Setup of red:
Design axi_slave, start of the top module:
module axi_slave #(
    parameter AXI_ID_WD   = 2,
    parameter AXI_DATA_WD = 32,
    parameter AXI_ADDR_WD = 32,
    parameter AXI_STRB_WD = 4
    )(
    input                      S_AXI_ACLK,
    input                      S_AXI_ARESETN,
    input  [AXI_ADDR_WD-1 : 0] S_AXI_AWADDR,
    input  [AXI_ID_WD-1   : 0] S_AXI_AWID,
    input  [1 : 0]             S_AXI_AWBURST,
    input  [2 : 0]             S_AXI_AWSIZE,
    input  [7 : 0]             S_AXI_AWLEN,
    input                      S_AXI_AWVALID,
    output                     S_AXI_AWREADY,
    input  [AXI_DATA_WD-1 : 0] S_AXI_WDATA,
    input  [AXI_STRB_WD-1 : 0] S_AXI_WSTRB,
    input                      S_AXI_WLAST,
    input                      S_AXI_WVALID,
    output                     S_AXI_WREADY,
    output [AXI_ID_WD-1   : 0] S_AXI_BID,
    output [1 : 0]             S_AXI_BRESP,
    output                     S_AXI_BVALID,
    input                      S_AXI_BREADY,
    input  [AXI_ADDR_WD-1 : 0] S_AXI_ARADDR,
    input  [AXI_ID_WD-1   : 0] S_AXI_ARID,
    input  [1 : 0]             S_AXI_ARBURST,
    input  [2 : 0]             S_AXI_ARSIZE,
    input  [7 : 0]             S_AXI_ARLEN,
    input                      S_AXI_ARVALID,
    output                     S_AXI_ARREADY,
    output [AXI_DATA_WD-1 : 0] S_AXI_RDATA,
    output                     S_AXI_RLAST,
    output [AXI_ID_WD-1   : 0] S_AXI_RID,
    output [1 : 0]             S_AXI_RRESP,
    output                     S_AXI_RVALID,
    input                      S_AXI_RREADY
    );
    localparam IW = AXI_ID_WD,
  ...
Size in the first run: about 2100 flip-flops, ~86000 um2 of cells after synthesis.
export LEC_CHECK = 0
export CAP_MARGIN = 10
export CELL_PAD_IN_SITES_DETAIL_PLACEMENT = 0
export CELL_PAD_IN_SITES_GLOBAL_PLACEMENT = 0
export CORE_MARGIN = 2
export CORE_UTILIZATION = 72
export CTS_CLUSTER_DIAMETER = 88
export CTS_CLUSTER_SIZE = 15
export HOLD_SLACK_MARGIN = -0.1
export PLACE_DENSITY = 0.61
export SLEW_MARGIN = 20
export TNS_END_PERCENT = 5
create_clock -name core_clock -period 4.76 [get_ports {S_AXI_ACLK}]
run.sh (not shown) runs the stock make flow with config.mk's settings and CLKGATE_MAP_FILE=.
Ran to the end and failed final checks on setup timing: red.
Inputs modified between red and blue:
Settings: a deleted CTS_CLUSTER_DIAMETER that had been 88; a deleted HOLD_SLACK_MARGIN that had been -0.1; a deleted TNS_END_PERCENT that had been 5; a change of CAP_MARGIN from 10 to 20; a change of PLACE_DENSITY from 0.61 to 0.5.
[summary]
[blue] flow finished | final checks: failed | reasons: setup timing. | red | all stages done | FAIL | setup timing |. Between blue and red, power is lower for red, blue comes in above that. blue against red: post-cts repair resize count higher, hold slack lower, total wire length higher, fmax lower. When the final numbers for blue and red were put side by side, the final-layout setup total negative slack turned out to be greater in red. As far as count of placed standard cells including taps goes, blue and red are indistinguishable; the numbers are identical. Cmp blue and red / wire length of the first global-routing pass / lower: red. The overall track demand over capacity in global routing in blue sits 1.7 points above the value recorded for red.
diff inputs: blue => green
Settings: a deleted PLACE_DENSITY that had been 0.5; a change of CTS_CLUSTER_SIZE from 15 to 51; an added MIN_ROUTING_LAYER of met1; an added GPL_ROUTABILITY_DRIVEN of 1; a change of CAP_MARGIN from 20 to 15; an added SETUP_SLACK_MARGIN of -0.26; an added TNS_END_PERCENT of 65.
--- outcome ---
- Diff blue and green: logic depth of the worst path, buffers included lower in blue
- Between green and blue, the clock network area share figures differ only marginally.
- The layout from green, despite a flow that completed every stage, fails the layout checks, with the failing checks listed as setup timing.
- Going from blue to green, total power draw increased 0.32%; cell depth of the worst min-delay path essentially unchanged.
Input-level comparison between orange and green:
Settings: a change of CTS_CLUSTER_SIZE from 51 to 49; a change of SETUP_SLACK_MARGIN from -0.26 to 1.37; a change of CORE_UTILIZATION from 72 to 69; an added PLACE_DENSITY_LB_ADDON of 0.06.
### Flow results
- orange completed end to end; final checks failed (setup timing).
- Setup slack in orange is smaller than in green.
- For the register-to-register slack, orange came in 0.88 ns higher than green did.
- The routed wire length of orange is lower than that of green.

---

axi_slave again, from the RTL that the note above started with.
clock: 6.82 ns
lec_check: 0
abc_area: 1
cap_margin: 20
cell_pad_in_sites_detail_placement: 2
cell_pad_in_sites_global_placement: 4
core_margin: 2
core_utilization: 30
cts_cluster_diameter: 219
gpl_timing_driven: 0
hold_slack_margin: 0.19
max_routing_layer: met5
min_routing_layer: met2
place_density: 0.5
setup_slack_margin: -0.63
slew_margin: 20
The first run completed, yet does not pass: setup timing.
==> next run, changes <==
==> flow/config.mk (replaced) <==
export PLATFORM = sky130hd
export DESIGN_NAME = axi_slave
export DESIGN_NICKNAME = axi_slave
export VERILOG_FILES = /design/flow/design.v
export SDC_FILE = /design/flow/constraint.sdc
export NUM_CORES = 4
export LEC_CHECK = 0
export CAP_MARGIN = 20
export CELL_PAD_IN_SITES_DETAIL_PLACEMENT = 0
export CELL_PAD_IN_SITES_GLOBAL_PLACEMENT = 4
export CORE_MARGIN = 2
export CORE_UTILIZATION = 47
export CTS_CLUSTER_SIZE = 15
export SLEW_MARGIN = 20
==> flow/constraint.sdc (replaced) <==
create_clock -name core_clock -period 4.31 [get_ports {S_AXI_ACLK}]
set_input_delay 0.8620 -clock core_clock [delete_from_list [all_inputs] [get_ports {S_AXI_ACLK}]]
set_output_delay 0.8620 -clock core_clock [all_outputs]
set_load 0.01 [all_outputs]
=> The changed run completed and failed the layout checks on setup timing; via count shrinks by 43%; die area went down by 37%; clock-buffer cell count fell by 42.
==> next run, changes <==
--- a/flow/config.mk
+++ b/flow/config.mk
@@ -10,5 +10,4 @@
 export CELL_PAD_IN_SITES_GLOBAL_PLACEMENT = 4
 export CORE_MARGIN = 2
-export CORE_UTILIZATION = 47
-export CTS_CLUSTER_SIZE = 15
+export CORE_UTILIZATION = 53
 export SLEW_MARGIN = 20
==> flow/constraint.sdc (replaced) <==
create_clock -name core_clock -period 4.92 [get_ports {S_AXI_ACLK}]
set_input_delay 0.9840 -clock core_clock [delete_from_list [all_inputs] [get_ports {S_AXI_ACLK}]]
set_output_delay 0.9840 -clock core_clock [all_outputs]
set_load 0.01 [all_outputs]
What happened: Now the flow produced a layout that fails on antenna rules, setup timing; core utilization came out higher by 5.3 points; synthesized area does not change; design area came out lower by 3.1%; die size came out lower by 11%.
==> next run, changes <==
--- a/flow/config.mk
+++ b/flow/config.mk
@@ -10,4 +10,6 @@
 export CELL_PAD_IN_SITES_GLOBAL_PLACEMENT = 4
 export CORE_MARGIN = 2
-export CORE_UTILIZATION = 53
+export CORE_UTILIZATION = 40
+export PLACE_DENSITY = 0.5
+export SETUP_SLACK_MARGIN = 1.45
 export SLEW_MARGIN = 20
==> flow/constraint.sdc (replaced) <==
create_clock -name core_clock -period 5.92 [get_ports {S_AXI_ACLK}]
set_input_delay 1.1840 -clock core_clock [delete_from_list [all_inputs] [get_ports {S_AXI_ACLK}]]
set_output_delay 1.1840 -clock core_clock [all_outputs]
set_load 0.01 [all_outputs]
Result: The changed run completed with no timing, DRC or antenna violations; hold slack hardly moves; global-route usage is lower by 4.7 points; final cell count is higher by 6.8%; clock skew is higher by 0.020 ns; non-clock buffer count is lower by 187.
Power is estimated from default activity; no workload was simulated.
